==> design/flow/design.v <==
`timescale 1ns / 1ps
module key_debounce #(  
   parameter	DELAY_TIME = 250_000  
)(
		input wire	clk,		
		input wire  rstn,
		input wire	key_in,		
		output reg 	press_on			
);
reg		key_in_r0;		
reg		key_in_r1;		
reg 		key_in_nedge;		
reg	[$clog2(DELAY_TIME)-1:0]delay_cnt;		
reg		delay_flag;		 
always @(posedge clk or negedge rstn)
begin
    if(rstn == 1'b0) begin
        key_in_r0 <= 1'b0	;	
        key_in_r1 <= 1'b0	;	
    end
    else begin
       key_in_r0 <= key_in;
	   key_in_r1 <= key_in_r0;
    end
end
always @(posedge clk or negedge rstn)
begin
    if(rstn == 1'b0) begin
        key_in_nedge <= 1'b0;               
    end
    else begin
        key_in_nedge <= ~key_in_r0 & key_in_r1;
    end 
end
always @(posedge clk or negedge rstn)
begin
    if(rstn == 1'b0) begin
        delay_cnt  <= 'd0;	
    end
    else begin
        if((delay_flag == 1) && (delay_cnt == DELAY_TIME - 1))
				delay_cnt <= 0;
        else if ((delay_flag == 1) && (delay_cnt < DELAY_TIME - 1))
            delay_cnt <= delay_cnt + 1;
        else  
				delay_cnt <= 0;
    end
end
always @(posedge clk or negedge rstn)
begin
    if(rstn == 1'b0) begin
	 delay_flag <= 1'b0;		 
    end
    else begin
        if(key_in_nedge) begin	 
				delay_flag <= 1'b1;	 
        end
        else if (delay_cnt == DELAY_TIME - 1) begin
            delay_flag <= 1'b0;
        end
        else
            delay_flag <= delay_flag;
    end
end
always @(posedge clk or negedge rstn)
begin
    if(rstn == 1'b0) begin
        press_on <= 1'b0;
    end
    else begin
        if((delay_cnt == DELAY_TIME - 1) && (delay_flag == 1'b1)) begin		 
		    press_on <= 1'b1;
        end
        else begin
            press_on <= 1'b0;
        end
    end
end
endmodule
`timescale 1ns / 1ps
module Display(
    input	wire	clk,   
    input   wire  rstn,
    input	wire	[3:0]  sw_in,  
    input   wire  [2:0]  press_on,
    output	wire	[1:0]  reg_ab, 
    output  wire  [7:0]  led_time,
    output	wire 	[3:0]  seg_data_1, 
	 output	wire 	[3:0]  seg_data_2 
    );
localparam COUNT_1S = 12048;  
localparam Quarter_Time = 60; 	 
localparam Quarter_Time_rest = 10;	 
wire clk1h;
reg [13:0] counter ; 
reg [13:0] Qcounter ;
reg [6:0] scorer_A ; 
reg [6:0] scorer_B ; 
reg [6:0] Quarter_Time_Down ;	 
reg [2:0] Quarter_Time_rest_Down ;  
reg [4:0] AttackT_A ; 
reg [4:0] AttackT_B; 
reg [1:0] reg_ab_reg;
reg [7:0] led_time_reg ;
reg [3:0] seg_data_1_reg;
reg [3:0] seg_data_2_reg;
reg [1:0] DownCNT;	 
reg [6:0] countA_1;	 
reg [6:0] countA_2;	 
reg [6:0] countA_3;	 
reg [6:0] countB_1;	 
reg [6:0] countB_2;	 
reg [6:0] countB_3;	 
always @(posedge clk or negedge rstn)
begin
    if(rstn == 1'b0) begin	 
       led_time_reg <= 8'b0000_0000; 
       Qcounter <= 'd0; 
	    Quarter_Time_Down <= Quarter_Time;	
		 Quarter_Time_rest_Down <= Quarter_Time_rest;
	    DownCNT <= 'd0;
    end
    else begin
        if(Qcounter == COUNT_1S - 1) begin  
            Qcounter <= 'd0;
				if(Quarter_Time_Down == 0) begin        
						if(DownCNT == 2'd3) begin
						   DownCNT <= 2'd3;
							Quarter_Time_Down <=  0;
							Quarter_Time_rest_Down <= 0;
							led_time_reg <= {led_time_reg[5:0],1'b1,1'b1}; 
						end
						else begin
							if(Quarter_Time_rest_Down == 0)begin
								DownCNT <= DownCNT + 1'b1;
								Quarter_Time_Down <=  Quarter_Time;
								Quarter_Time_rest_Down <= Quarter_Time_rest;
								led_time_reg <= {led_time_reg[5:0],1'b1,1'b1}; 
							end
							else begin
								Quarter_Time_rest_Down <= Quarter_Time_rest_Down -1'b1;
							end
						end
				 end
				 else begin
					 Quarter_Time_Down <= Quarter_Time_Down - 1'b1;
				 end
        end
        else begin
           Qcounter <= Qcounter + 1; 
        end 
    end
end 
always @(posedge clk or negedge rstn)
begin
    if(rstn == 1'b0) begin
        scorer_A <= 'd0; 
        scorer_B <= 'd0; 
		  countA_1 <= 'd0;countA_2 <= 'd0;countA_3 <= 'd0;
		  countB_1 <= 'd0;countB_2 <= 'd0;countB_3 <= 'd0;
	 end
    else begin
        case(sw_in[3:1])
            3'b011:begin  
              case(press_on)  
                3'b001: begin
                    scorer_A <= scorer_A + 1;
						  countA_1 <= countA_1 + 1;
                end 
                3'b010: begin
                    scorer_A <= scorer_A + 2;
						  countA_2 <= countA_2 + 1;
                end 
                3'b100: begin
                    scorer_A <= scorer_A + 3;
						  countA_3 <= countA_3 + 1;
					 end
                default:begin
                    scorer_A <= scorer_A; 
                end
              endcase  
            end
            3'b111:begin  
               case(press_on)
                3'b001: begin
                    scorer_B <= scorer_B + 1;
						  countB_1 <= countB_1 + 1;
                end 
                3'b010: begin
                    scorer_B <= scorer_B + 2;
						  countB_2 <= countB_2 + 1;
                end 
                3'b100: begin
                    scorer_B <= scorer_B + 3;
						  countB_3 <= countB_3 + 1;
                end
                default:begin
                    scorer_B <= scorer_B; 
                end
              endcase     
            end			 
            default:begin
                scorer_A <= scorer_A; 
                scorer_B <= scorer_B; 
            end
        endcase
    end
end
always @(posedge clk or negedge rstn)
begin
    if(rstn == 1'b0) begin
        AttackT_A <= 5'd24;
        AttackT_B <= 5'd24;
        counter <=  'd0;
    end
    else begin
        case(sw_in[3:1])
		3'b000:begin    
              if(sw_in[0] == 1'b1) begin 
                    if(counter == COUNT_1S - 1) begin  
                            counter <= 'd0;
									 if(AttackT_A == 0) begin  
                                AttackT_A <= 0 ;
                            end
                            else begin
                               AttackT_A <= AttackT_A - 1'b1;
                            end
                    end
                    else begin
                       counter <= counter + 1;
                    end
             end
             else begin   
                counter <= counter;
             end   
		end
		3'b001:begin  
              if(sw_in[0] == 1'b1) begin  
                    if(counter == COUNT_1S - 1) begin  
                            counter <= 'd0;
                            if(AttackT_B == 0) begin 
                                AttackT_B <= 0 ;
                            end
                            else begin
                               AttackT_B <= AttackT_B - 1'b1;
                            end
                    end
                    else begin
                       counter <= counter + 1;
                    end
             end
             else begin   
                counter <= counter;
             end
		end
		3'b011:begin  
           counter <=  counter;
           AttackT_A <= AttackT_A;
		     AttackT_B <= AttackT_B;
		end
		3'b111:begin  
		     counter <=  counter;
           AttackT_A <= AttackT_A;
		     AttackT_B <= AttackT_B;
		end	
		default:begin
            counter <=  'd0;
            AttackT_A <= 5'd24;
		      AttackT_B <= 5'd24;
	    end
	   endcase
    end
end
always @(posedge clk or negedge rstn)
begin
    if(rstn == 1'b0) begin
		  seg_data_1_reg <= 4'd16; 
        seg_data_2_reg <= 4'd16;
		  reg_ab_reg <= 2'b11;
    end
    else begin
        case(sw_in[3:1])
		3'b000:begin    
            seg_data_2_reg <= AttackT_A%10; 
            seg_data_1_reg <= AttackT_A/10; 
			reg_ab_reg <= 2'b10;
		end
		3'b001:begin  
            seg_data_2_reg <= AttackT_B%10;
            seg_data_1_reg <= AttackT_B/10;
			reg_ab_reg <= 2'b01;
		end
		3'b011:begin  
            seg_data_2_reg <= scorer_A%10;
            seg_data_1_reg <= scorer_A/10;
			reg_ab_reg <= 2'b10;
		end
		3'b111:begin  
				seg_data_2_reg <= scorer_B%10;
				seg_data_1_reg <= scorer_B/10;
		   reg_ab_reg <= 2'b01;
		end			 
		3'b110:begin   
				if(Quarter_Time_Down == 0)begin
					seg_data_2_reg <= Quarter_Time_rest_Down%10;
					seg_data_1_reg <= Quarter_Time_rest_Down/10;end
				else begin
					seg_data_2_reg <= Quarter_Time_Down%10;
					seg_data_1_reg <= Quarter_Time_Down/10;end
		    reg_ab_reg <= 2'b00;
		end
		3'b100:begin   
            if(scorer_A > scorer_B) begin
					seg_data_2_reg <= 4'd10;   
					seg_data_1_reg <= scorer_A-scorer_B;   
					reg_ab_reg <= 2'b10;
			   end
				else if(scorer_A < scorer_B) begin
					seg_data_2_reg <= 4'd11;   
					seg_data_1_reg <= scorer_B-scorer_A;   
					reg_ab_reg <= 2'b01;
			   end 
				else begin	 
					seg_data_2_reg <= 4'd00;  
					seg_data_1_reg <= 4'd00;   
					reg_ab_reg <= 2'b00;
				end
		end
	   3'b010:begin
		case(press_on)	 
				3'b001:begin
					seg_data_2_reg <= countA_1%10;
					seg_data_1_reg <= countA_1/10;end
				3'b010:begin
					seg_data_2_reg <= countA_2%10;
					seg_data_1_reg <= countA_2/10;end
				3'b100:begin
					seg_data_2_reg <= countA_3%10;
					seg_data_1_reg <= countA_3/10;end
				endcase
		end
		3'b101:begin
				case(press_on)
				3'b001:begin
					seg_data_2_reg <= countB_1%10;
					seg_data_1_reg <= countB_1/10;end
				3'b010:begin
					seg_data_2_reg <= countB_2%10;
					seg_data_1_reg <= countB_2/10;end
				3'b100:begin
					seg_data_2_reg <= countB_3%10;
					seg_data_1_reg <= countB_3/10;end
				endcase
		end
		default:begin  
			seg_data_2_reg <= 4'd16;
			seg_data_1_reg <= 4'd16;
			reg_ab_reg <= 2'b11;
	    end
	endcase
    end
end    
assign reg_ab = reg_ab_reg;  
assign led_time = led_time_reg;
assign seg_data_1 = seg_data_1_reg;
assign seg_data_2 = seg_data_2_reg;
endmodule
`timescale 1ns / 1ps
module segment(
    input  [3:0] seg_data_1,
    input  [3:0] seg_data_2,
    output [8:0] seg_led_1,
    output [8:0] seg_led_2
);
function [8:0] seg;
    input [3:0] d;
    begin
        case (d)
            4'd0:  seg = 9'h3f;
            4'd1:  seg = 9'h06;
            4'd2:  seg = 9'h5b;
            4'd3:  seg = 9'h4f;
            4'd4:  seg = 9'h66;
            4'd5:  seg = 9'h6d;
            4'd6:  seg = 9'h7d;
            4'd7:  seg = 9'h07;
            4'd8:  seg = 9'h7f;
            4'd9:  seg = 9'h6f;
            4'd10: seg = 9'h77;  
            4'd11: seg = 9'h7c;  
            4'd12: seg = 9'h39;
            4'd13: seg = 9'h5e;
            4'd14: seg = 9'h79;
            default: seg = 9'h71;
        endcase
    end
endfunction
assign seg_led_1 = seg(seg_data_1);
assign seg_led_2 = seg(seg_data_2);
endmodule
`timescale 1ns / 1ps
module BallCompetition(
    input	wire clk,					 
    input   wire rstn,					 
    input	wire	[3:0]  sw_in,  	 
    input   wire  [2:0]  key_in,		 
    output	wire	[1:0]  reg_ab,  	 
    output  wire  [7:0]  led_time,	 
    output  [8:0]  seg_led_1,			 
	 output  [8:0]  seg_led_2			 
);
	localparam DelayTime = 250;   
   wire [2:0]	press_on;				 
	wire [3:0] seg_data_1;				 
	wire [3:0] seg_data_2;				 
    key_debounce	 
    #(.DELAY_TIME  (DelayTime))  
    key0
    (
		.clk(clk),		            
      .rstn(rstn),
      .key_in(key_in[0]),		
      .press_on(press_on[0])	       
    );
    key_debounce
    #(.DELAY_TIME  (DelayTime))  
    key1
    (
      .clk(clk),		           
      .rstn(rstn),
      .key_in(key_in[1]),		
      .press_on(press_on[1])	       
    );
    key_debounce
    #(.DELAY_TIME  (DelayTime))  
    key2
    (
      .clk(clk),		            
      .rstn(rstn),
      .key_in(key_in[2]),		
      .press_on(press_on[2])	      
    ); 
    Display u_Display(
      .clk(clk),  
      .rstn(rstn),
      .sw_in(sw_in),  
      .press_on(press_on),
      .reg_ab(reg_ab), 
      .led_time(led_time),
      .seg_data_1(seg_data_1),  
      .seg_data_2(seg_data_2)      
    );
    segment u_segment(
   .seg_data_1  (seg_data_1),	
	.seg_data_2  (seg_data_2),		
	.seg_led_1   (seg_led_1),		
	.seg_led_2	 (seg_led_2)
    );
endmodule
==> design/flow/run.sh <==
#!/bin/bash
# the make line also repeats each setting of config.mk as NAME=value (left out here)
make -C /OpenROAD-flow-scripts/flow DESIGN_CONFIG=/design/flow/config.mk WORK_HOME=/design/flow/orfs CLKGATE_MAP_FILE= finish
==> design/flow/config.mk <==
export PLATFORM = sky130hd
export DESIGN_NAME = BallCompetition
export DESIGN_NICKNAME = BallCompetition
export VERILOG_FILES = /design/flow/design.v
export SDC_FILE = /design/flow/constraint.sdc
export NUM_CORES = 4
export LEC_CHECK = 0
export CAP_MARGIN = 20
export CORE_MARGIN = 2
export CORE_UTILIZATION = 72
export CTS_CLUSTER_DIAMETER = 338
export CTS_CLUSTER_SIZE = 99
export SLEW_MARGIN = 20
==> design/flow/constraint.sdc <==
create_clock -name core_clock -period 4.05 [get_ports {clk}]
set_input_delay 0.8100 -clock core_clock [delete_from_list [all_inputs] [get_ports {clk}]]
set_output_delay 0.8100 -clock core_clock [all_outputs]
set_load 0.01 [all_outputs]
==> results.json, run 1 <==
{
  "netlist_area_sq_um": 11000,
  "outcome": "stopped before the end",
  "stop_stage": "global routing",
  "logic_family": "simple AND/OR/NAND/NOR gates",
  "most_common_cell": "dfrtp_1",
  "synthFlopType": "dfrtp_1",
  "edf_count": 0,
  "adder_share_pct": 7.43,
  "ys_types": 94,
  "core_area_sq_um": 15100,
  "placementRows": 45,
  "root_buffer": "clkbuf_16",
  "mux_share_pct": 3.10,
  "synth_cells": 1266,
  "die_area_sq_um": 16300,
  "ys_sh_xor_pct": 6.28,
  "dp_cells": 1696,
  "yosysSeqAreaShare_pct": 36.3,
  "clockBufferDepth": 2,
  "common_cells": "dfrtp_1 (148), nor2_1 (127), nand2_1 (115)",
  "async_reset_ff_share_pct": 100,
  "dpl.hpwl_mm": 26.1,
  "globalplace.congestion": 1.24,
  "yosys_cells": 1266,
  "cts_made_buffers": 17,
  "synth_top_cell_by_area": "dfrtp_1",
  "io_pins": 37,
  "grtUsageTotal_pct": 94.4,
  "die_x_um": 128,
  "ys_area_sq_um": 11000,
  "die_h_um": 128,
  "top_cells_by_area": "dfrtp_1 (34%), ha_1 (6.7%), nor2_1 (4.3%)",
  "fp-utilization_pct": 73.0,
  "numPortBuffers": 32,
  "h-tree-depth": 4,
  "place_ws_ns": -1.71,
  "ys_sh_aoi_pct": 20.0,
  "synth_flops": 159,
  "firstError": "[ERROR GRT-0232] Routing congestion too high. Check the congestion heatmap in the GUI.",
  "synth_warnings": 7,
  "grt_overflow": 840,
  "cts_sinks": 159,
  "yosysTopAreaCellShare_pct": 33.6,
  "yosys.area_share.simple_pct": 22.4,
  "postSynthAreaPerCell_sq_um": 8.70
}
-- metrics by stage --
step	util, %	cell area, sq um	total power (W)
after floorplan	-	11100	0.00262
after global placement	88.6	13400	0.00302
after detailed placement	88.6	13400	0.00310
after CTS	94.5	14300	0.00488
-- layer usage --
metal | GRT overflow | track usage [%]
met1 | 12 | 87.5
met2 | 573 | 116
met3 | 10 | 73.0
met4 | 243 | 109
met5 | 2 | 43.0
-- timing repair --
item                                    CTS
pin swaps                                27
endpoints found under the setup margin    7
buffers inserted                         14
hold buffers                              0
resized                                  44
==> run 2: changes to the inputs <==
CAP_MARGIN = 30   (was 20)
CELL_PAD_IN_SITES_GLOBAL_PLACEMENT = 2   (was default)
CORE_ASPECT_RATIO = 1.44   (was default)
CORE_UTILIZATION = 39   (was 72)
CTS_CLUSTER_DIAMETER = default   (was 338)
CTS_CLUSTER_SIZE = 15   (was 99)
GPL_ROUTABILITY_DRIVEN = 1   (was default)
HOLD_SLACK_MARGIN = 0.17   (was default)
MAX_ROUTING_LAYER = met4   (was default)
SETUP_SLACK_MARGIN = -0.58   (was default)
clock period = 9.72 ns   (was 4.05 ns; I/O delays follow)
==> results.json, run 2 <==
{
  "outcome": "complete, no violations",
  "busiest_layer": "met2",
  "r2r-end": "u_Display.seg_data_2_reg[3]$_DFFE_PN0P_",
  "ys_types": 94,
  "hold_buffers": 0,
  "globalplace.congestion": 0.992,
  "finalSetupViolCount": 0,
  "grtUsageTotal_pct": 25.2,
  "power_leader": "sequential cells",
  "io_pins": 37,
  "synthFlopType": "dfrtp_1",
  "clockBufferDepth": 2,
  "seqCellArea_sq_um": 3990,
  "powerSeq_w": 0.000790,
  "common_cells": "dfrtp_1 (148), nor2_1 (127), nand2_1 (115)",
  "startpoint": "sw_in[2]",
  "final_nets": 1351,
  "grt_pass1_vias": 9665,
  "grt_max_degree": 84,
  "mux_share_pct": 3.10,
  "grt_setup_unrepaired": "no",
  "min_to": "key0.key_in_r1$_DFF_PN0_",
  "logic_family": "simple AND/OR/NAND/NOR gates",
  "ctsResizeCount": 0,
  "critPathMaxStageDelay_ns": 0.85,
  "grt_pass1_wl_mm": 55.0,
  "powerComb_w": 0.000426,
  "required_ns": 10.05,
  "slew-limit-headroom_pct": 38.6,
  "period_minus_slack_ns": 7.91,
  "core_area_sq_um": 27700,
  "cts_made_buffers": 17,
  "fp-utilization_pct": 39.8,
  "met1_usage_pct": 28.2,
  "skew_ns": 0.0115,
  "cts_sinks": 159,
  "warning_count": 53,
  "netlist_area_sq_um": 11000,
  "ant_nets": 0,
  "crit_buf_inv": 3,
  "slew_viol_final": 0,
  "yosysTopAreaCellShare_pct": 33.6,
  "crit_top_cell": "ha_1",
  "hp-class": "flip-flop to flip-flop",
  "placementRows": 73,
  "routed_wl_mm": 34.6,
  "route.detailed.drc": 0,
  "ir_drop_v": 0.000133,
  "endpoint": "u_Display.seg_data_2_reg[3]$_DFFE_PN0P_",
  "hold_viol_final": 0,
  "crit_cells": 21,
  "viasPerCell": 5.78,
  "combGateArea_sq_um": 6540,
  "drt-initial-drc-count": 458,
  "clock.latency.late_pin_ns": 0.45,
  "nFillCells": 2806,
  "cp_slowest_cell": "clkdlybuf4s50_1",
  "die_h_um": 206,
  "yosys_cells": 1266,
  "hp-start": "key0.key_in_r0$_DFF_PN0_",
  "synth_flops": 159,
  "top_cells_by_area": "dfrtp_1 (34%), ha_1 (6.7%), nor2_1 (4.3%)",
  "path_clk_slew_ns": 0.06,
  "postSynthAreaPerCell_sq_um": 8.70,
  "final_area_sq_um": 12300,
  "root_buffer": "clkbuf_16",
  "powerClk_w": 0.000706,
  "antenna_found_initial": 1,
  "pwr_density_cell_nw_per_um2": 157,
  "p_int_w": 0.00134,
  "p_leak_nw": 5.28,
  "met3_usage_pct": 4.31,
  "drv_cap": 0,
  "synth_warnings": 7,
  "setup.worst_path.end_class": "flip-flop",
  "edf_count": 0,
  "path_cells": "clkdlybuf4s50_1, nand3b_1, nor2_1, nor3_1, a2111oi_2, or2_1, inv_4, ha_1, nor2_1, a211oi_1, nand2_1, nand4_1, inv_2, ha_1, nand4_1, or4b_4, xnor2_1, ha_1, nor3_1, and3_1, or3_1",
  "area_delta_synth_final_pct": 11.5,
  "yosys.area_share.simple_pct": 22.4,
  "fmax_mhz": 126,
  "r2r_slack_ns": 3.62,
  "start_kind": "input pin",
  "numPortBuffers": 32,
  "swShare_pct": 30.4,
  "ys_sh_aoi_pct": 20.0,
  "postPlaceCellArea_sq_um": 11600,
  "grt_overflow": 0,
  "met2_usage_pct": 43.1,
  "cts_setup_buffers": 0,
  "synth_cells": 1266,
  "critPathKind": "input pin to flip-flop",
  "adder_share_pct": 7.43,
  "p_switching_w": 0.000585,
  "async_reset_ff_share_pct": 100,
  "h-tree-depth": 4,
  "yosysSeqAreaShare_pct": 36.3,
  "tns_ns": 0,
  "p_clk_share_pct": 36.7,
  "wl_per_cell_um": 20.8,
  "r2r_cells": 20,
  "worst_pin_slew_ns": 0.898,
  "vias": 9633,
  "cts_tree": "built",
  "whs_path_depth": 0,
  "crit_arrival_ns": 8.24,
  "die_area_sq_um": 29600,
  "ys_area_sq_um": 11000,
  "reg2reg_from": "key2.press_on$_DFF_PN0_",
  "seq_power_share_pct": 41.1,
  "dpl.hpwl_mm": 26.6,
  "most_common_cell": "dfrtp_1",
  "hold_ws_ns": 0.379,
  "period_used_pct": 81.4,
  "synth_top_cell_by_area": "dfrtp_1",
  "worst-path-max-fanout": 22,
  "crit_family": "simple AND/OR/NAND/NOR gates",
  "ys_sh_xor_pct": 6.28,
  "die_x_um": 144,
  "dr.pass1.iters": 5,
  "p_comb_share_pct": 22.1
}
-- run 2: layout make-up --
class / count / share of cell area, %
sequential: 159 / 32.5
inverter: 62 / 1.92
clock buffer: 21 / 3.75
clock inverter: 10 / 1.22
antenna: 1 / 0.0204
multi-input combinational: 994 / 53.2
timing repair buffer: 45 / 3.54
tap: 375 / 3.82
-- run 2: stage by stage --
stage               utilization [%]  cells  power [W]  setup WS, ns
floorplan                         -   1269    0.00108          2.99
global placement               42.0   1633    0.00123          1.51
detailed placement             42.0   1633    0.00123          1.41
CTS                            44.2   1664    0.00195          1.87
global route                   44.4   1667    0.00204          1.40
finish                         44.4   1667    0.00192          1.81
-- run 2: metal layers --
| layer | vias to the layer above | part of all wire, % |
|---|---|---|
| met5 | - | 0 |
| met4 | 0 | 5.3 |
| met3 | 102 | 3.6 |
| met2 | 208 | 51 |
| met1 | 4723 | 40 |
| li1 | 4600 | - |
==> run 3: changes to the inputs <==
CAP_MARGIN = 20   (was 30)
CELL_PAD_IN_SITES_GLOBAL_PLACEMENT = default   (was 2)
CORE_ASPECT_RATIO = default   (was 1.44)
CORE_UTILIZATION = 40   (was 39)
CTS_CLUSTER_SIZE = default   (was 15)
GPL_ROUTABILITY_DRIVEN = default   (was 1)
HOLD_SLACK_MARGIN = default   (was 0.17)
MAX_ROUTING_LAYER = default   (was met4)
SETUP_SLACK_MARGIN = 1.23   (was -0.58)
clock period = 7.86 ns   (was 9.72 ns; I/O delays follow)
==> results.json, run 3 <==
{
  "crit_top_cell": "buf_4",
  "p_comb_share_pct": 22.9,
  "ys_sh_xor_pct": 6.28,
  "powerClk_w": 0.000799,
  "grt_setup_unrepaired": "yes",
  "path_clk_slew_ns": 0.07,
  "p_switching_w": 0.000743,
  "final_nets": 1357,
  "slew-limit-headroom_pct": 36.9,
  "grt_overflow": 0,
  "vias": 9698,
  "ys_sh_aoi_pct": 20.0,
  "slew_viol_final": 0,
  "clock.latency.late_pin_ns": 0.44,
  "ys_area_sq_um": 11000,
  "cts_tree": "built",
  "start_kind": "input pin",
  "cts_setup_buffers": 0,
  "critPathKind": "input pin to flip-flop",
  "dr.pass1.iters": 5,
  "hold_viol_final": 0,
  "yosysTopAreaCellShare_pct": 33.6,
  "path_cells": "clkbuf_4, nand3b_1, buf_4, nor3_1, o2111ai_1, a221o_1, inv_1, ha_1, inv_1, a21oi_1, o31ai_1, nor4_4, buf_4, o32ai_2, buf_4, and2_1, a21oi_1, ha_1, nand2_1, or3_1, a211o_1, a31oi_1, mux2_2, a31oi_1",
  "drv_cap": 0,
  "warning_count": 52,
  "io_pins": 37,
  "fmax_mhz": 155,
  "power_leader": "sequential cells",
  "r2r-end": "u_Display.seg_data_1_reg[0]$_DFFE_PN0P_",
  "postSynthAreaPerCell_sq_um": 8.70,
  "common_cells": "dfrtp_1 (148), nor2_1 (127), nand2_1 (115)",
  "outcome": "complete, no violations",
  "whs_path_depth": 0,
  "grt_pass1_vias": 9165,
  "required_ns": 8.21,
  "route.detailed.drc": 0,
  "viasPerCell": 5.92,
  "dpl.hpwl_mm": 23.4,
  "routed_wl_mm": 31.3,
  "placementRows": 60,
  "h-tree-depth": 4,
  "core_area_sq_um": 27000,
  "cp_slowest_cell": "a221o_1",
  "fp-utilization_pct": 40.7,
  "nFillCells": 2658,
  "worst-path-max-fanout": 28,
  "yosysSeqAreaShare_pct": 36.3,
  "yosys.area_share.simple_pct": 22.4,
  "ir_drop_v": 0.000130,
  "netlist_area_sq_um": 11000,
  "tns_ns": 0,
  "min_to": "key0.key_in_r1$_DFF_PN0_",
  "r2r_cells": 26,
  "synth_cells": 1266,
  "logic_family": "simple AND/OR/NAND/NOR gates",
  "synth_top_cell_by_area": "dfrtp_1",
  "crit_cells": 24,
  "most_common_cell": "dfrtp_1",
  "powerComb_w": 0.000526,
  "period_used_pct": 82.0,
  "die_h_um": 170,
  "synth_flops": 159,
  "clockBufferDepth": 2,
  "top_cells_by_area": "dfrtp_1 (34%), ha_1 (6.7%), nor2_1 (4.3%)",
  "crit_buf_inv": 6,
  "period_minus_slack_ns": 6.45,
  "area_delta_synth_final_pct": 11.2,
  "hp-start": "key0.key_in_r0$_DFF_PN0_",
  "yosys_cells": 1266,
  "grt_max_degree": 82,
  "r2r_slack_ns": 1.92,
  "crit_family": "AND-OR/OR-AND gates",
  "hold_buffers": 0,
  "adder_share_pct": 7.43,
  "hold_ws_ns": 0.378,
  "ys_types": 94,
  "synth_warnings": 7,
  "startpoint": "sw_in[3]",
  "worst_pin_slew_ns": 0.947,
  "grtUsageTotal_pct": 22.3,
  "crit_arrival_ns": 6.80,
  "seq_power_share_pct": 42.4,
  "die_area_sq_um": 28900,
  "async_reset_ff_share_pct": 100,
  "globalplace.congestion": 1.04,
  "antenna_found_initial": 1,
  "p_clk_share_pct": 34.7,
  "powerSeq_w": 0.000975,
  "synthFlopType": "dfrtp_1",
  "cts_sinks": 159,
  "edf_count": 0,
  "finalSetupViolCount": 0,
  "root_buffer": "clkbuf_16",
  "hp-class": "flip-flop to flip-flop",
  "skew_ns": 0.0128,
  "p_int_w": 0.00156,
  "drt-initial-drc-count": 936,
  "die_x_um": 170,
  "numPortBuffers": 32,
  "cts_made_buffers": 17,
  "diodes": 0,
  "endpoint": "u_Display.seg_data_1_reg[0]$_DFFE_PN0P_",
  "swShare_pct": 32.3,
  "p_leak_nw": 5.29,
  "grt_pass1_wl_mm": 50.4,
  "mux_share_pct": 3.10,
  "ant_nets": 0,
  "wl_per_cell_um": 19.1,
  "setup.worst_path.end_class": "flip-flop",
  "pwr_density_cell_nw_per_um2": 188,
  "critPathMaxStageDelay_ns": 0.44,
  "reg2reg_from": "key2.press_on$_DFF_PN0_"
}
==> run 3: final cells by class <==
class                           instances  area [sq um]  area share, %
Timing Repair Buffer                   51           459           3.75
Multi-Input combinational cell        994          6580           53.7
Clock inverter                         14           123           1.00
Inverter                               62           235           1.92
Tap cell                              341           427           3.48
Sequential cell                       159          3990           32.6
Clock buffer                           18           439           3.58
==> run 3: layer usage <==
metal	track usage (%)	wire length, um
met1	30.4	14300
met2	34.9	14100
met3	3.47	1700
met4	9.92	1290
met5	0	0
==> run 3: timing repair <==
item / 4_1_cts / 5_1_grt
resized: 5 / 15
endpoints found under the hold margin: 0 / 0
endpoints found under the setup margin: 5 / 5
==> run 3: through the flow <==
stage,cell area [sq um],utilization [%],instances,worst slack [ns],total power (W)
3_5_place_dp,11600,43.1,1607,0.440,0.00151
6_report,12300,45.3,1639,1.41,0.00230
4_1_cts,12200,45.2,1639,1.25,0.00232
5_1_grt,12300,45.3,1639,1.18,0.00244
2_1_floorplan,11000,-,1269,1.50,0.00134
3_3_place_gp,11600,43.1,1607,0.596,0.00150
==> run 4: changes to the inputs <==
CORE_UTILIZATION = 30   (was 40)
SETUP_SLACK_MARGIN = default   (was 1.23)
clock period = 12.7 ns   (was 7.86 ns; I/O delays follow)
==> results.json, run 4 <==
{
  "route.detailed.drc": 0,
  "r2r_slack_ns": 6.73,
  "placementRows": 70,
  "vias": 9599,
  "critPathKind": "input pin to flip-flop",
  "min_to": "key2.key_in_r1$_DFF_PN0_",
  "yosysSeqAreaShare_pct": 36.3,
  "postSynthAreaPerCell_sq_um": 8.70,
  "dpl.hpwl_mm": 22.9,
  "tns_ns": 0,
  "most_common_cell": "dfrtp_1",
  "dr.pass1.iters": 6,
  "synth_top_cell_by_area": "dfrtp_1",
  "r2r-end": "u_Display.seg_data_2_reg[3]$_DFFE_PN0P_",
  "postPlaceCellArea_sq_um": 11700,
  "grt_overflow": 0,
  "slew_viol_final": 0,
  "async_reset_ff_share_pct": 100,
  "fp-utilization_pct": 30.3,
  "startpoint": "sw_in[1]",
  "slew-limit-headroom_pct": 38.8,
  "finalSetupViolCount": 0,
  "warning_count": 51,
  "r2r_cells": 20,
  "cts_setup_buffers": 0,
  "final_area_sq_um": 12300,
  "wl_per_cell_um": 17.4,
  "routed_wl_mm": 30.5,
  "worst-path-max-fanout": 43,
  "yosys_cells": 1266,
  "synthFlopType": "dfrtp_1",
  "crit_cells": 22,
  "numPortBuffers": 32,
  "grt_max_degree": 89,
  "root_buffer": "clkbuf_16",
  "whs_path_depth": 0,
  "fmax_mhz": 122,
  "required_ns": 13.02,
  "globalplace.congestion": 1.01,
  "period_minus_slack_ns": 8.19,
  "clockBufferDepth": 2,
  "mux_share_pct": 3.10,
  "antenna_found_initial": 1,
  "reg2reg_from": "key2.press_on$_DFF_PN0_",
  "ctsResizeCount": 0,
  "period_used_pct": 64.5,
  "drv_cap": 0,
  "p_int_w": 0.000987,
  "crit_top_cell": "ha_1",
  "hp-start": "key2.key_in_r0$_DFF_PN0_",
  "ir_drop_v": 0.0000751,
  "ant_nets": 0,
  "adder_share_pct": 7.43,
  "critPathMaxStageDelay_ns": 0.53,
  "p_total_w": 0.00145,
  "crit_family": "simple AND/OR/NAND/NOR gates",
  "grt_pass1_wl_mm": 50.3,
  "edf_count": 0,
  "skew_ns": 0.0168,
  "netlist_area_sq_um": 11000,
  "setup_ws_ns": 4.51,
  "powerClk_w": 0.000527,
  "crit_arrival_ns": 8.51,
  "swShare_pct": 32.0,
  "common_cells": "dfrtp_1 (148), nor2_1 (127), nand2_1 (115)",
  "p_clk_share_pct": 36.3,
  "synth_flops": 159,
  "cts_tree": "built",
  "powerSeq_w": 0.000602,
  "setup.worst_path.end_class": "flip-flop",
  "crit_buf_inv": 4,
  "synth_cells": 1266,
  "viasPerCell": 5.46,
  "cp_slowest_cell": "nor2_1",
  "die_h_um": 196,
  "top_cells_by_area": "dfrtp_1 (34%), ha_1 (6.7%), nor2_1 (4.3%)",
  "place_ws_ns": 4.19,
  "hp-class": "flip-flop to flip-flop",
  "endpoint": "u_Display.seg_data_2_reg[3]$_DFFE_PN0P_",
  "grt_setup_unrepaired": "no",
  "seq_power_share_pct": 41.5,
  "p_switching_w": 0.000465,
  "path_cells": "clkdlybuf4s50_1, buf_4, nand3b_1, nor2_1, nor3_1, a2111oi_2, or2_1, inv_4, ha_1, nor2_1, a211oi_1, nand2_1, nand4_1, inv_2, ha_1, nand4_1, or4b_4, xnor2_1, ha_1, nor3_1, and3_1, or3_1",
  "ys_sh_aoi_pct": 20.0,
  "grtUsageTotal_pct": 16.3,
  "core_area_sq_um": 36300,
  "final_nets": 1347,
  "ys_types": 94,
  "p_leak_nw": 5.25,
  "cts_sinks": 159,
  "die_x_um": 196,
  "outcome": "complete, no violations",
  "worst_pin_slew_ns": 0.918,
  "drt-initial-drc-count": 876,
  "clock.latency.late_pin_ns": 0.44,
  "h-tree-depth": 4,
  "logic_family": "simple AND/OR/NAND/NOR gates",
  "yosysTopAreaCellShare_pct": 33.6,
  "ys_sh_xor_pct": 6.28,
  "yosys.area_share.simple_pct": 22.4,
  "die_area_sq_um": 38300,
  "grt_pass1_vias": 9275,
  "cts_made_buffers": 17,
  "nFillCells": 3716,
  "synth_warnings": 7,
  "powerComb_w": 0.000323,
  "hold_viol_final": 0,
  "power_leader": "sequential cells",
  "pwr_density_cell_nw_per_um2": 118,
  "io_pins": 37,
  "ys_area_sq_um": 11000,
  "start_kind": "input pin",
  "path_clk_slew_ns": 0.08,
  "area_delta_synth_final_pct": 12.1,
  "p_comb_share_pct": 22.2,
  "hold_buffers": 0
}
## run 4: cell type report
cell class                      instances  area (sq um)  share of cell area (%)
Antenna cell                            1          2.50                  0.0203
Clock buffer                           18           439                    3.56
Clock inverter                         14           171                    1.39
Inverter                               62           235                    1.91
Multi-Input combinational cell        994          6540                    52.9
Sequential cell                       159          3990                    32.3
Tap cell                              468           586                    4.74
Timing Repair Buffer                   41           384                    3.11
## run 4: metal layers
layer  vias up  wire length, um  global-route usage [%]
met5         -                0                       0
met2       337            13700                    25.7
met3        78             1950                    2.69
met1      4582            13800                    22.4
met4         0             1100                    6.59
li1       4602                -                       -
## run 4: per-stage QoR
| stage | hold WS [ns] | std cells | utilization (%) |
|---|---|---|---|
| floorplan | 0.354 | 1269 | - |
| global placement | 0.366 | 1724 | 32.3 |
| detailed placement | 0.370 | 1724 | 32.3 |
| CTS | 0.379 | 1756 | 34.0 |
| global route | 0.395 | 1756 | 34.0 |
| finish | 0.375 | 1757 | 34.0 |
==> run 5: changes to the inputs <==
ABC_AREA = 1   (was default)
CELL_PAD_IN_SITES_DETAIL_PLACEMENT = 1   (was default)
CORE_ASPECT_RATIO = 1.08   (was default)
CORE_MARGIN = 10   (was 2)
CORE_UTILIZATION = 69   (was 30)
CTS_CLUSTER_DIAMETER = 86   (was default)
CTS_CLUSTER_SIZE = 15   (was default)
GPL_TIMING_DRIVEN = 0   (was default)
MAX_ROUTING_LAYER = met5   (was default)
PLACE_DENSITY_LB_ADDON = 0.01   (was default)
SETUP_SLACK_MARGIN = 0.34   (was default)
TNS_END_PERCENT = 30   (was default)
clock period = 4.86 ns   (was 12.7 ns; I/O delays follow)
==> results.json, run 5 <==
{
  "edf_count": 0,
  "ys_sh_xor_pct": 5.79,
  "synth_flops": 159,
  "async_reset_ff_share_pct": 100,
  "ys_sh_aoi_pct": 10.3,
  "placementRows": 48,
  "die_x_um": 143,
  "yosysSeqAreaShare_pct": 35.6,
  "outcome": "stopped before the end",
  "ys_area_sq_um": 11200,
  "postSynthAreaPerCell_sq_um": 7.36,
  "logic_family": "simple AND/OR/NAND/NOR gates",
  "firstError": "[ERROR DPL-0033] detailed placement checks failed during check placement.",
  "numPortBuffers": 32,
  "netlist_area_sq_um": 11200,
  "most_common_cell": "nand2_1",
  "core_area_sq_um": 16000,
  "yosys_cells": 1521,
  "synth_warnings": 7,
  "stop_stage": "detailed placement",
  "synth_cells": 1521,
  "synthFlopType": "dfrtp_1",
  "yosys.area_share.simple_pct": 31.0,
  "synth_top_cell_by_area": "dfrtp_1",
  "ys_types": 57,
  "yosysTopAreaCellShare_pct": 33.1,
  "io_pins": 37,
  "die_h_um": 152,
  "common_cells": "nand2_1 (362), inv_1 (220), dfrtp_1 (148)",
  "die_area_sq_um": 21700,
  "mux_share_pct": 0.101,
  "fp-utilization_pct": 70.1,
  "adder_share_pct": 7.31,
  "top_cells_by_area": "dfrtp_1 (33%), nand2_1 (12%), inv_1 (7.4%)",
  "globalplace.congestion": 0.995
}
run 5: metrics by stage:
step	cells	worst slack [ns]	TNS, ns	cell area [sq um]	hold slack, ns
after floorplan	1524	0.317	0	11200	0.354
after global placement	1756	-3.42	-525.17	11800	0.365
==> run 6: changes to the inputs <==
CELL_PAD_IN_SITES_DETAIL_PLACEMENT = default   (was 1)
CORE_ASPECT_RATIO = default   (was 1.08)
CORE_MARGIN = 2   (was 10)
CORE_UTILIZATION = 72   (was 69)
CTS_CLUSTER_DIAMETER = 395   (was 86)
CTS_CLUSTER_SIZE = 100   (was 15)
GPL_TIMING_DRIVEN = default   (was 0)
MAX_ROUTING_LAYER = default   (was met5)
PLACE_DENSITY_LB_ADDON = 0.04   (was 0.01)
SETUP_SLACK_MARGIN = 1.3   (was 0.34)
TNS_END_PERCENT = 5   (was 30)
clock period = 4.38 ns   (was 4.86 ns; I/O delays follow)
==> results.json, run 6 <==
{
  "synth_cells": 1521,
  "crit_top_cell": "nand3_1",
  "grtUsageTotal_pct": 40.2,
  "grt_overflow": 0,
  "worst_pin_slew_ns": 0.864,
  "violations": "negative setup slack",
  "fmax_mhz": 224,
  "powerClk_w": 0.00147,
  "ys_sh_aoi_pct": 10.3,
  "io_pins": 37,
  "die_h_um": 129,
  "pwr_density_cell_nw_per_um2": 360,
  "start_kind": "input pin",
  "ys_types": 57,
  "grt_pass1_wl_mm": 52.6,
  "p_clk_share_pct": 30.0,
  "hp-start": "key0.key_in_r0$_DFF_PN0_",
  "hold_buffers": 0,
  "powerComb_w": 0.00167,
  "yosysTopAreaCellShare_pct": 33.1,
  "crit_arrival_ns": 4.82,
  "ir_drop_v": 0.000405,
  "path_clk_slew_ns": 0.07,
  "startpoint": "sw_in[1]",
  "yosysSeqAreaShare_pct": 35.6,
  "p_comb_share_pct": 33.9,
  "cts_made_buffers": 17,
  "logic_family": "simple AND/OR/NAND/NOR gates",
  "finalSetupViolCount": 4,
  "crit_buf_inv": 5,
  "slew_viol_final": 0,
  "r2r-end": "u_Display.seg_data_1_reg[0]$_DFFE_PN0P_",
  "grt_setup_unrepaired": "yes",
  "route.detailed.drc": 0,
  "critPathKind": "input pin to flip-flop",
  "period_minus_slack_ns": 4.46,
  "dp_cells": 1870,
  "root_buffer": "clkbuf_16",
  "hold_viol_final": 0,
  "dpl.hpwl_mm": 22.7,
  "placementRows": 45,
  "critPathMaxStageDelay_ns": 0.20,
  "skew_ns": 0.0111,
  "setup.worst_path.end_class": "flip-flop",
  "reg2reg_from": "key1.press_on$_DFF_PN0_",
  "numPortBuffers": 32,
  "crit_family": "simple AND/OR/NAND/NOR gates",
  "crit_cells": 35,
  "fin_cells": 1915,
  "required_ns": 4.74,
  "slew-limit-headroom_pct": 42.4,
  "cts_tree": "built",
  "core_area_sq_um": 15200,
  "yosys_cells": 1521,
  "route.met3.wl_mm": 2.50,
  "hp-class": "flip-flop to flip-flop",
  "postSynthAreaPerCell_sq_um": 7.36,
  "wl_per_cell_um": 17.0,
  "top_layer": "met4",
  "drt-met1-wl_mm": 12.1,
  "cp_slowest_cell": "o21ai_0",
  "die_x_um": 129,
  "synthFlopType": "dfrtp_1",
  "endpoint": "u_Display.seg_data_2_reg[1]$_DFFE_PN0P_",
  "antenna_found_initial": 0,
  "most_common_cell": "nand2_1",
  "period_used_pct": 102,
  "worst-path-max-fanout": 5,
  "viasPerCell": 5.97,
  "r2r_slack_ns": 0.01,
  "swShare_pct": 36.5,
  "route.met2.wl_mm": 16.1,
  "setup_ws_ns": -0.0754,
  "h-tree-depth": 4,
  "clock.latency.late_pin_ns": 0.44,
  "mux_share_pct": 0.101,
  "area_delta_synth_final_pct": 21.8,
  "grt_pass1_vias": 11200,
  "routed_wl_mm": 32.7,
  "outcome": "failed layout checks",
  "seq_power_share_pct": 36.1,
  "vias": 11400,
  "fp-utilization_pct": 73.7,
  "dr.pass1.iters": 6,
  "yosys.area_share.simple_pct": 31.0,
  "final_nets": 1786,
  "ys_area_sq_um": 11200,
  "globalplace.congestion": 0.997,
  "synth_top_cell_by_area": "dfrtp_1",
  "drv_cap": 0,
  "ant_nets": 0,
  "ys_sh_xor_pct": 5.79,
  "p_switching_w": 0.00179,
  "top_cells_by_area": "dfrtp_1 (33%), nand2_1 (12%), inv_1 (7.4%)",
  "diodes": 0,
  "synth_warnings": 7,
  "drt-initial-drc-count": 1152,
  "min_to": "key0.key_in_r1$_DFF_PN0_",
  "warning_count": 54,
  "power_leader": "sequential cells",
  "synth_flops": 159,
  "grt_max_degree": 97,
  "p_leak_nw": 7.24,
  "powerSeq_w": 0.00177,
  "async_reset_ff_share_pct": 100,
  "adder_share_pct": 7.31,
  "die_area_sq_um": 16600,
  "common_cells": "nand2_1 (362), inv_1 (220), dfrtp_1 (148)",
  "netlist_area_sq_um": 11200,
  "p_int_w": 0.00312,
  "r2r_cells": 34,
  "fin_util_pct": 89.7,
  "whs_path_depth": 0,
  "clockBufferDepth": 2,
  "edf_count": 0,
  "cts_sinks": 159
}
run 6: timing repair:
action | 4_1_cts | 5_1_grt
resized | 28 | 26
setup endpoints to repair | 14 | 16
pin swaps | 32 | 30
buffers inserted | 5 | 7
gates cloned | 1 | 0
run 6: layout make-up:
class,count,area (sq um)
Timing Repair Buffer,195,1570
Clock buffer,17,425
Clock inverter,15,153
Tap cell,188,235
Fill cell,748,1560
Sequential cell,159,3990
Multi-Input combinational cell,1102,6350
Inverter,239,908
run 6: metrics by stage:
step	TNS (ns)	instance area [sq um]	worst slack [ns]	hold slack, ns	power (W)
finish	-0.232	13600	-0.0754	0.380	0.00492
floorplan	0	11300	0.103	0.354	0.00275
detailed placement	-3.96	12800	-0.830	0.365	0.00334
global placement	-3.07	12800	-0.665	0.361	0.00324
CTS	0	13500	0.0884	0.381	0.00484
global route	-1.70	13600	-0.387	0.404	0.00517
run 6: routing by layer:
layer | up-vias | GRT usage [%]
li1 | 5265 | -
met1 | 5339 | 46.7
met2 | 632 | 69.8
met3 | 201 | 7.94
met4 | 0 | 22.3
met5 | - | 0
==> run 7: changes to the inputs <==
CORE_UTILIZATION = 68   (was 72)
CTS_CLUSTER_DIAMETER = default   (was 395)
CTS_CLUSTER_SIZE = default   (was 100)
PLACE_DENSITY_LB_ADDON = default   (was 0.04)
SETUP_SLACK_MARGIN = default   (was 1.3)
TNS_END_PERCENT = default   (was 5)
clock period = 5.08 ns   (was 4.38 ns; I/O delays follow)
==> results.json, run 7 <==
{
  "hold_viol_final": 0,
  "root_buffer": "clkbuf_16",
  "grt_overflow": 0,
  "synth_warnings": 7,
  "netlist_area_sq_um": 11200,
  "grtUsageTotal_pct": 34.8,
  "p_switching_w": 0.00154,
  "powerSeq_w": 0.00152,
  "endpoint": "u_Display.seg_data_2_reg[3]$_DFFE_PN0P_",
  "dp_cells": 1887,
  "crit_cells": 38,
  "r2r_slack_ns": 0.45,
  "worst-path-max-fanout": 8,
  "critPathMaxStageDelay_ns": 0.28,
  "hp-class": "flip-flop to flip-flop",
  "p_int_w": 0.00265,
  "synth_cells": 1521,
  "start_kind": "input pin",
  "clockBufferDepth": 2,
  "cp_slowest_cell": "ha_1",
  "routed_wl_mm": 29.7,
  "die_area_sq_um": 17500,
  "ir_drop_v": 0.000362,
  "io_pins": 37,
  "fp-utilization_pct": 70.0,
  "dr.pass1.iters": 6,
  "globalplace.congestion": 1.03,
  "p_leak_nw": 7.10,
  "dpl.hpwl_mm": 22.5,
  "crit_arrival_ns": 5.01,
  "skew_ns": 0.00764,
  "grt_pass1_wl_mm": 49.5,
  "async_reset_ff_share_pct": 100,
  "die_x_um": 132,
  "route.detailed.drc": 0,
  "seq_power_share_pct": 36.3,
  "die_h_um": 132,
  "worst_pin_slew_ns": 0.744,
  "combGateArea_sq_um": 6170,
  "ys_sh_aoi_pct": 10.3,
  "startpoint": "sw_in[1]",
  "logic_family": "simple AND/OR/NAND/NOR gates",
  "seqCellArea_sq_um": 3990,
  "vias": 10900,
  "ant_nets": 0,
  "required_ns": 5.41,
  "synthFlopType": "dfrtp_1",
  "clock.latency.late_pin_ns": 0.45,
  "postSynthAreaPerCell_sq_um": 7.36,
  "crit_top_cell": "nand2_1",
  "yosys_cells": 1521,
  "mux_share_pct": 0.101,
  "antenna_found_initial": 0,
  "nFillCells": 1054,
  "wl_per_cell_um": 15.5,
  "edf_count": 0,
  "common_cells": "nand2_1 (362), inv_1 (220), dfrtp_1 (148)",
  "yosysTopAreaCellShare_pct": 33.1,
  "fin_cells": 1920,
  "viasPerCell": 5.67,
  "drv_cap": 0,
  "warning_count": 53,
  "min_to": "key0.key_in_r1$_DFF_PN0_",
  "r2r-end": "u_Display.seg_data_2_reg[3]$_DFFE_PN0P_",
  "path_clk_slew_ns": 0.08,
  "pwr_density_cell_nw_per_um2": 314,
  "reg2reg_from": "u_Display.Quarter_Time_Down[1]$_DFFE_PN0P_",
  "diodes": 0,
  "top_cells_by_area": "dfrtp_1 (33%), nand2_1 (12%), inv_1 (7.4%)",
  "adder_share_pct": 7.31,
  "setup_ws_ns": 0.402,
  "outcome": "complete, no violations",
  "final_nets": 1763,
  "swShare_pct": 36.8,
  "finalSetupViolCount": 0,
  "critPathKind": "input pin to flip-flop",
  "yosys.area_share.simple_pct": 31.0,
  "cts_tree": "built",
  "drt-initial-drc-count": 842,
  "area_delta_synth_final_pct": 19.4,
  "placementRows": 46,
  "p_comb_share_pct": 32.0,
  "powerClk_w": 0.00133,
  "period_used_pct": 92.1,
  "p_clk_share_pct": 31.7,
  "ys_area_sq_um": 11200,
  "slew_viol_final": 0,
  "setup.worst_path.end_class": "flip-flop",
  "ys_types": 57,
  "ys_sh_xor_pct": 5.79,
  "hold_buffers": 0,
  "grt_max_degree": 83,
  "fmax_mhz": 214,
  "place_ws_ns": -0.419,
  "yosysSeqAreaShare_pct": 35.6,
  "numPortBuffers": 32,
  "synth_flops": 159,
  "h-tree-depth": 4,
  "power_leader": "sequential cells",
  "core_area_sq_um": 16000,
  "whs_path_depth": 0,
  "cts_sinks": 159,
  "r2r_cells": 39,
  "hp-start": "key0.key_in_r0$_DFF_PN0_",
  "synth_top_cell_by_area": "dfrtp_1",
  "period_minus_slack_ns": 4.68,
  "powerComb_w": 0.00134,
  "grt_pass1_vias": 10700,
  "crit_family": "simple AND/OR/NAND/NOR gates",
  "cts_made_buffers": 17,
  "most_common_cell": "nand2_1",
  "crit_buf_inv": 7,
  "slew-limit-headroom_pct": 50.4
}
## run 7: timing repair
item,4_1_cts,5_1_grt
setup endpoints to repair,0,5
buffers inserted,0,1
resized,0,18
## run 7: area by class of cell
type | instances | share of cell area (%)
clock buffer | 17 | 3.18
clock inverter | 15 | 1.51
inverter | 239 | 6.75
multi-input combinational | 1101 | 46.1
sequential | 159 | 29.9
tap | 216 | 2.02
timing repair buffer | 173 | 10.5
## run 7: routing by layer
metal | vias to the layer above | GRT usage (%) | routed length, um
li1 | 5229 | - | -
met1 | 5138 | 42.4 | 11900
met2 | 416 | 60.6 | 14700
met3 | 100 | 5.77 | 1950
met4 | 0 | 15.8 | 1170
met5 | - | 0 | 0
## run 7: per-stage QoR
| stage | power [W] | hold WS [ns] | cell area [sq um] | setup TNS (ns) | util, % |
|---|---|---|---|---|---|
| floorplan | 0.00236 | 0.354 | 11200 | 0 | - |
| global placement | 0.00278 | 0.360 | 12700 | -1.24 | 79.2 |
| detailed placement | 0.00285 | 0.371 | 12700 | -1.68 | 79.2 |
| CTS | 0.00419 | 0.396 | 13300 | 0 | 83.2 |
| global route | 0.00443 | 0.402 | 13400 | -0.0385 | 83.6 |
| finish | 0.00420 | 0.389 | 13400 | 0 | 83.6 |
==> run 8: changes to the inputs <==
CAP_MARGIN = 25   (was 20)
CELL_PAD_IN_SITES_DETAIL_PLACEMENT = 1   (was default)
CELL_PAD_IN_SITES_GLOBAL_PLACEMENT = 3   (was default)
CORE_MARGIN = 6   (was 2)
CORE_UTILIZATION = 24   (was 68)
MAX_ROUTING_LAYER = met4   (was default)
clock period = 10.0 ns   (was 5.08 ns; I/O delays follow)
==> results.json, run 8 <==
{
  "outcome": "complete, no violations",
  "fmax_mhz": 142,
  "hp-start": "key1.key_in_r0$_DFF_PN0_",
  "root_buffer": "clkbuf_16",
  "ant_nets": 0,
  "io_pins": 37,
  "clockBufferDepth": 2,
  "swShare_pct": 37.5,
  "crit_buf_inv": 6,
  "p_comb_share_pct": 29.9,
  "synth_cells": 1521,
  "start_kind": "input pin",
  "final_nets": 1626,
  "p_int_w": 0.00127,
  "core_area_sq_um": 45700,
  "hp-class": "flip-flop to flip-flop",
  "p_clk_share_pct": 32.1,
  "globalplace.congestion": 0.798,
  "dpl.hpwl_mm": 29.9,
  "worst_pin_slew_ns": 0.940,
  "crit_family": "simple AND/OR/NAND/NOR gates",
  "drt-initial-drc-count": 360,
  "powerSeq_w": 0.000771,
  "critPathKind": "input pin to flip-flop",
  "routed_wl_mm": 37.6,
  "period_minus_slack_ns": 7.03,
  "required_ns": 10.42,
  "numPortBuffers": 32,
  "h-tree-depth": 4,
  "powerClk_w": 0.000651,
  "yosys.area_share.simple_pct": 31.0,
  "powerComb_w": 0.000605,
  "p_switching_w": 0.000761,
  "dr.pass1.iters": 4,
  "yosysSeqAreaShare_pct": 35.6,
  "grt_pass1_vias": 10500,
  "synth_flops": 159,
  "slew-limit-headroom_pct": 37.1,
  "nFillCells": 5567,
  "slew_viol_final": 0,
  "reg2reg_from": "key1.press_on$_DFF_PN0_",
  "min_to": "key1.key_in_r1$_DFF_PN0_",
  "synth_top_cell_by_area": "dfrtp_1",
  "fp-utilization_pct": 24.5,
  "ys_sh_xor_pct": 5.79,
  "r2r_cells": 30,
  "yosysTopAreaCellShare_pct": 33.1,
  "p_total_w": 0.00203,
  "placementRows": 78,
  "grtUsageTotal_pct": 15.2,
  "whs_path_depth": 0,
  "tns_ns": 0,
  "grt_max_degree": 72,
  "cts_made_buffers": 17,
  "clock.latency.late_pin_ns": 0.49,
  "worst-path-max-fanout": 10,
  "ys_types": 57,
  "ys_sh_aoi_pct": 10.3,
  "top_cells_by_area": "dfrtp_1 (33%), nand2_1 (12%), inv_1 (7.4%)",
  "warning_count": 51,
  "hold_buffers": 0,
  "logic_family": "simple AND/OR/NAND/NOR gates",
  "critPathMaxStageDelay_ns": 0.64,
  "viasPerCell": 4.50,
  "grt_setup_unrepaired": "no",
  "async_reset_ff_share_pct": 100,
  "synth_warnings": 7,
  "combGateArea_sq_um": 6120,
  "power_leader": "sequential cells",
  "ys_area_sq_um": 11200,
  "grt_overflow": 0,
  "setup.worst_path.end_class": "flip-flop",
  "cts_setup_buffers": 0,
  "drv_cap": 0,
  "period_used_pct": 70.3,
  "crit_cells": 43,
  "crit_top_cell": "nand2_1",
  "hold_viol_final": 0,
  "common_cells": "nand2_1 (362), inv_1 (220), dfrtp_1 (148)",
  "r2r-end": "u_Display.seg_data_2_reg[3]$_DFFE_PN0P_",
  "most_common_cell": "nand2_1",
  "cp_slowest_cell": "clkdlybuf4s50_1",
  "route.detailed.drc": 0,
  "postSynthAreaPerCell_sq_um": 7.36,
  "finalSetupViolCount": 0,
  "p_leak_nw": 6.39,
  "area_delta_synth_final_pct": 13.1,
  "vias": 9762,
  "wl_per_cell_um": 17.4,
  "seq_power_share_pct": 38.0,
  "mux_share_pct": 0.101,
  "antenna_found_initial": 0,
  "ir_drop_v": 0.000116,
  "fin_cells": 2167,
  "endpoint": "u_Display.seg_data_2_reg[3]$_DFFE_PN0P_",
  "pwr_density_cell_nw_per_um2": 160,
  "cts_sinks": 159,
  "startpoint": "sw_in[3]",
  "die_area_sq_um": 52000,
  "r2r_slack_ns": 4.35,
  "dp_cells": 2135,
  "path_clk_slew_ns": 0.07,
  "yosys_cells": 1521,
  "netlist_area_sq_um": 11200,
  "die_h_um": 228,
  "synthFlopType": "dfrtp_1",
  "diodes": 0,
  "crit_arrival_ns": 7.44,
  "fin_util_pct": 27.7,
  "adder_share_pct": 7.31,
  "seqCellArea_sq_um": 3990,
  "ctsResizeCount": 0,
  "edf_count": 0,
  "grt_pass1_wl_mm": 60.6,
  "skew_ns": 0.0117,
  "cts_tree": "built",
  "die_x_um": 228
}
## run 8: per-stage QoR
step / cell area (sq um) / hold WS, ns / setup WS (ns)
4_1_cts: 12700 / 0.387 / 2.87
2_1_floorplan: 11200 / 0.354 / 4.41
3_5_place_dp: 12100 / 0.368 / 2.37
5_1_grt: 12700 / 0.405 / 2.35
3_3_place_gp: 12100 / 0.364 / 2.39
6_report: 12700 / 0.381 / 2.97
## run 8: per-layer routing
layer | share of wire, % | vias to the layer above | global-route usage [%]
li1 | - | 4929 | -
met5 | 0 | - | -
met1 | 48 | 4730 | 19.1
met2 | 48 | 68 | 25.0
met4 | 1.9 | 0 | 4.43
met3 | 2.0 | 35 | 2.68
## run 8: final cells by class
class / count / area share (%)
clock inverter: 14 / 1.01
sequential: 159 / 31.5
timing repair buffer: 36 / 2.77
multi-input combinational: 1101 / 48.3
inverter: 239 / 7.12
clock buffer: 18 / 3.39
tap: 600 / 5.92
==> run 9: changes to the inputs <==
ABC_AREA = 0   (was 1)
CAP_MARGIN = 20   (was 25)
CELL_PAD_IN_SITES_DETAIL_PLACEMENT = 2   (was 1)
CELL_PAD_IN_SITES_GLOBAL_PLACEMENT = default   (was 3)
CORE_ASPECT_RATIO = 0.95   (was default)
CORE_MARGIN = 2   (was 6)
CORE_UTILIZATION = 72   (was 24)
CTS_CLUSTER_DIAMETER = 363   (was default)
CTS_CLUSTER_SIZE = 60   (was default)
GPL_ROUTABILITY_DRIVEN = 1   (was default)
MAX_ROUTING_LAYER = default   (was met4)
SETUP_SLACK_MARGIN = 2.26   (was default)
clock period = 9.88 ns   (was 10.0 ns; I/O delays follow)
==> results.json, run 9 <==
{
  "outcome": "stopped before the end",
  "stop_stage": "detailed placement",
  "firstError": "[ERROR DPL-0033] detailed placement checks failed during check placement.",
  "edf_count": 0,
  "synth_cells": 1266,
  "numPortBuffers": 32,
  "yosysSeqAreaShare_pct": 36.3,
  "core_area_sq_um": 15100,
  "yosys.area_share.simple_pct": 22.4,
  "netlist_area_sq_um": 11000,
  "logic_family": "simple AND/OR/NAND/NOR gates",
  "synth_flops": 159,
  "ys_sh_aoi_pct": 20.0,
  "io_pins": 37,
  "placementRows": 44,
  "synth_warnings": 7,
  "top_cells_by_area": "dfrtp_1 (34%), ha_1 (6.7%), nor2_1 (4.3%)",
  "most_common_cell": "dfrtp_1",
  "async_reset_ff_share_pct": 100,
  "ys_sh_xor_pct": 6.28,
  "synthFlopType": "dfrtp_1",
  "synth_top_cell_by_area": "dfrtp_1",
  "yosys_cells": 1266,
  "fp-utilization_pct": 72.7,
  "die_h_um": 125,
  "yosysTopAreaCellShare_pct": 33.6,
  "common_cells": "dfrtp_1 (148), nor2_1 (127), nand2_1 (115)",
  "die_area_sq_um": 16300,
  "adder_share_pct": 7.43,
  "postSynthAreaPerCell_sq_um": 8.70,
  "globalplace.congestion": 1.03,
  "die_x_um": 131,
  "mux_share_pct": 3.10,
  "ys_types": 94,
  "ys_area_sq_um": 11000
}
run 9: metrics by stage:
step,area (sq um),std cells
after global placement,11400,1463
after floorplan,11000,1269
==> run 10: changes to the inputs <==
ABC_AREA = 1   (was 0)
CELL_PAD_IN_SITES_DETAIL_PLACEMENT = default   (was 2)
CORE_ASPECT_RATIO = 1.08   (was 0.95)
CORE_MARGIN = 5   (was 2)
CORE_UTILIZATION = 69   (was 72)
CTS_CLUSTER_DIAMETER = 86   (was 363)
CTS_CLUSTER_SIZE = 15   (was 60)
GPL_ROUTABILITY_DRIVEN = default   (was 1)
MAX_ROUTING_LAYER = met5   (was default)
SETUP_SLACK_MARGIN = -0.39   (was 2.26)
TNS_END_PERCENT = 30   (was default)
clock period = 5.45 ns   (was 9.88 ns; I/O delays follow)
==> results.json, run 10 <==
{
  "outcome": "complete, no violations",
  "yosys_cells": 1521,
  "root_buffer": "clkbuf_16",
  "crit_buf_inv": 6,
  "globalplace.congestion": 1.03,
  "routed_wl_mm": 28.6,
  "synth_flops": 159,
  "crit_family": "simple AND/OR/NAND/NOR gates",
  "start_kind": "input pin",
  "common_cells": "nand2_1 (362), inv_1 (220), dfrtp_1 (148)",
  "synth_top_cell_by_area": "dfrtp_1",
  "route.detailed.drc": 0,
  "drv_cap": 0,
  "ys_area_sq_um": 11200,
  "slew_viol_final": 0,
  "crit_top_cell": "nand2_1",
  "postSynthAreaPerCell_sq_um": 7.36,
  "crit_arrival_ns": 5.59,
  "clockBufferDepth": 2,
  "fp-utilization_pct": 70.1,
  "cts_sinks": 159,
  "async_reset_ff_share_pct": 100,
  "r2r_slack_ns": 0.65,
  "cp_slowest_cell": "clkdlybuf4s50_1",
  "hp-start": "key0.key_in_r0$_DFF_PN0_",
  "h-tree-depth": 4,
  "fmax_mhz": 191,
  "hold_ws_ns": 0.383,
  "netlist_area_sq_um": 11200,
  "worst-path-max-fanout": 9,
  "ant_nets": 0,
  "core_area_sq_um": 16000,
  "adder_share_pct": 7.31,
  "crit_cells": 44,
  "cts_tree": "built",
  "min_to": "key0.key_in_r1$_DFF_PN0_",
  "warning_count": 53,
  "grt_pass1_vias": 10400,
  "diodes": 0,
  "powerComb_w": 0.00115,
  "pwr_density_cell_nw_per_um2": 300,
  "yosysSeqAreaShare_pct": 35.6,
  "die_h_um": 142,
  "clock.latency.late_pin_ns": 0.44,
  "logic_family": "simple AND/OR/NAND/NOR gates",
  "swShare_pct": 35.9,
  "p_leak_nw": 6.72,
  "ctsResizeCount": 0,
  "fin_util_pct": 79.6,
  "ys_types": 57,
  "critPathKind": "input pin to flip-flop",
  "dr.pass1.iters": 8,
  "placementRows": 48,
  "yosysTopAreaCellShare_pct": 33.1,
  "most_common_cell": "nand2_1",
  "startpoint": "sw_in[3]",
  "powerSeq_w": 0.00142,
  "ys_sh_xor_pct": 5.79,
  "setup_ws_ns": 0.212,
  "synthFlopType": "dfrtp_1",
  "drt-initial-drc-count": 911,
  "vias": 10500,
  "skew_ns": 0.0139,
  "die_area_sq_um": 18900,
  "p_clk_share_pct": 32.6,
  "grtUsageTotal_pct": 31.4,
  "area_delta_synth_final_pct": 13.5,
  "required_ns": 5.80,
  "critPathMaxStageDelay_ns": 0.51,
  "grt_max_degree": 62,
  "path_clk_slew_ns": 0.07,
  "viasPerCell": 5.75,
  "wl_per_cell_um": 15.6,
  "hp-class": "flip-flop to flip-flop",
  "setup.worst_path.end_class": "flip-flop",
  "ir_drop_v": 0.000257,
  "worst_pin_slew_ns": 0.743,
  "r2r_cells": 40,
  "reg2reg_from": "u_Display.Quarter_Time_Down[0]$_DFFE_PN0P_",
  "yosys.area_share.simple_pct": 31.0,
  "edf_count": 0,
  "io_pins": 37,
  "whs_path_depth": 0,
  "cts_made_buffers": 17,
  "power_leader": "sequential cells",
  "period_used_pct": 96.1,
  "p_comb_share_pct": 30.3,
  "dpl.hpwl_mm": 21.6,
  "p_int_w": 0.00244,
  "antenna_found_initial": 0,
  "synth_cells": 1521,
  "hold_viol_final": 0,
  "p_switching_w": 0.00137,
  "finalSetupViolCount": 0,
  "cts_setup_buffers": 0,
  "top_cells_by_area": "dfrtp_1 (33%), nand2_1 (12%), inv_1 (7.4%)",
  "synth_warnings": 7,
  "grt_overflow": 0,
  "p_total_w": 0.00381,
  "slew-limit-headroom_pct": 50.4,
  "ys_sh_aoi_pct": 10.3,
  "die_x_um": 133,
  "place_ws_ns": -0.142,
  "tns_ns": 0,
  "r2r-end": "u_Display.seg_data_2_reg[3]$_DFFE_PN0P_",
  "period_minus_slack_ns": 5.24,
  "numPortBuffers": 32,
  "powerClk_w": 0.00124,
  "hold_buffers": 0,
  "grt_pass1_wl_mm": 48.6,
  "mux_share_pct": 0.101,
  "endpoint": "u_Display.seg_data_2_reg[3]$_DFFE_PN0P_",
  "final_nets": 1690,
  "seq_power_share_pct": 37.2
}
run 10: layer usage:
| layer | vias up | share of wire [%] | global-route usage [%] |
|---|---|---|---|
| li1 | 5055 | - | - |
| met1 | 4937 | 41 | 38.4 |
| met2 | 426 | 49 | 54.9 |
| met3 | 115 | 6.0 | 4.46 |
| met4 | 0 | 4.4 | 15.4 |
| met5 | - | 0 | 0 |
run 10: area by class of cell:
| class | instances | area [sq um] |
|---|---|---|
| Sequential cell | 159 | 3990 |
| Timing Repair Buffer | 100 | 832 |
| Inverter | 239 | 902 |
| Clock inverter | 15 | 189 |
| Tap cell | 200 | 250 |
| Multi-Input combinational cell | 1101 | 6120 |
| Fill cell | 1183 | 3270 |
| Clock buffer | 17 | 425 |
run 10: per-stage QoR:
step,cells,area [sq um]
after global routing,1831,12700
after detailed placement,1799,12100
after CTS,1831,12700
after global placement,1799,12100
final,1831,12700
after floorplan,1524,11200
Power figures rest on the tool's default switching activity, not on a simulated workload.
